run a:
// uart_edge_detection
module uart_edge_detection (
    input logic clk,           
    input logic rst_n,         
    input logic uart_rx,       
    output logic uart_tx,      
    output logic led_rx,       
    output logic led_tx,       
    output logic data_ready    
);
Size: roughly 1200 cells after synthesis, ~180 flip-flops, roughly 7 I/O pins, about 13000 um^2 of cells after synthesis.
==> flow/config.mk <==
export PLATFORM = sky130hd
export DESIGN_NAME = uart_edge_detection
export DESIGN_NICKNAME = uart_edge_detection
export VERILOG_FILES = /design/flow/design.v
export SDC_FILE = /design/flow/constraint.sdc
export NUM_CORES = 4
export LEC_CHECK = 0
export CAP_MARGIN = 20
export CORE_MARGIN = 2
export CORE_UTILIZATION = 65
export CTS_CLUSTER_DIAMETER = 28
export CTS_CLUSTER_SIZE = 72
export SLEW_MARGIN = 20
==> flow/constraint.sdc <==
create_clock -name core_clock -period 15.5 [get_ports {clk}]
set_input_delay 3.1000 -clock core_clock [delete_from_list [all_inputs] [get_ports {clk}]]
set_output_delay 3.1000 -clock core_clock [all_outputs]
set_load 0.01 [all_outputs]
run.sh (not shown) runs the stock make flow with config.mk's settings and CLKGATE_MAP_FILE=.
Inputs modified between run a and run b:
Settings: ABC_AREA now 1, previously not set; PLACE_DENSITY_LB_ADDON now 0.06, previously not set; CORE_UTILIZATION now 72, was 65; SETUP_SLACK_MARGIN now 0.32, previously not set; CTS_CLUSTER_DIAMETER no longer set, was 28; the clock period (ns, I/O delays scaled along) now 3.19, was 15.5.
## What came out
Run b finished every stage and its layout cleared the timing, design-rule and antenna checks. Of run b and run a, it is run b that has the higher number of instances in the synthesized netlist. For total number of vias, dividing the value from run b by the value from run a gives 1.17. Taking run b as 1.0, run a lands at 0.941 on routed length per placed instance. Run b vs. run a: core utilization of the finished layout went up by 13 points. Compared to run a, run b has relative contribution of the clock network to total power 4.5 points higher. Between run b and run a, it is run b whose met1 global-route usage is higher, by 5.1 points. Count of cell instances traversed by the critical path ends up lower on run a.

========
uart_edge_detection again, from the RTL that the note above started with.
clock: 9.24 ns
lec_check: 0
abc_area: 1
cap_margin: 20
cell_pad_in_sites_global_placement: 2
core_margin: 6
core_utilization: 33
cts_cluster_diameter: 238
cts_cluster_size: 87
gpl_timing_driven: 1
max_routing_layer: met4
min_routing_layer: met2
place_density: 0.49
setup_slack_margin: -0.03
slew_margin: 0
tns_end_percent: 80
The baseline produced a clean layout.
==> next run, changes <==
Settings changed: ABC_AREA 1 to unset, CELL_PAD_IN_SITES_GLOBAL_PLACEMENT 2 to unset, CORE_MARGIN 6 to 2, CORE_UTILIZATION 33 to 65, CTS_CLUSTER_DIAMETER 238 to unset, CTS_CLUSTER_SIZE 87 to unset, GPL_TIMING_DRIVEN 1 to unset, MAX_ROUTING_LAYER met4 to unset, MIN_ROUTING_LAYER met2 to unset, PLACE_DENSITY 0.49 to unset, SETUP_SLACK_MARGIN -0.03 to unset, SLEW_MARGIN 0 to 20, TNS_END_PERCENT 80 to unset.
Clock period 9.24 ns to 16.3 ns, I/O delays scaled along.
Result:
- die area falls by well over a third
- core utilization rises by 34 points
- clock-buffer cell count falls by 3
- final cell count falls by about a fifth
- global-route usage rises by 3.9 points
- worst setup slack improved by 6100 ps
- final area falls by a few percent
==> next run, changes <==
Settings changed: CORE_UTILIZATION 65 to 72, CTS_CLUSTER_SIZE set to 10, SETUP_SLACK_MARGIN set to 0.76.
Clock period 16.3 ns to 3.19 ns, I/O delays scaled along.
The new run ran to the end with no violations. Sequential share of layout area is lower by 2.9 points. Register-to-register slack got worse by 12000 ps. Non-clock buffer count came out higher by 115. Setup slack got worse by 11000 ps. Wire length came out higher by 15%.
==> next run, changes <==
Settings changed: CTS_CLUSTER_SIZE 10 to 21, PLACE_DENSITY set to 0.38, SETUP_SLACK_MARGIN 0.76 to 0.41.
=> Final area is about the same. Worst setup slack gets worse by 120 ps. Clock power is higher by about 7%. Sequential cell count does not change. Core utilization is higher by 0.19 points.
==> next run, changes <==
Settings changed: ABC_AREA set to 1, CTS_CLUSTER_SIZE 21 to 71.
=> The changed run ran to the end with no violations. Cell area climbs by about 0.65%. Global-route usage climbs by 1.0 points. Clock power drops by about 4%. Total power drops by about 9%. Maximum frequency climbs by 0.51%. Critical path depth stays the same. Worst hold slack got worse by 75 ps. Area after synthesis climbs by about 0.7%.
Power and IR drop assume default switching activity.
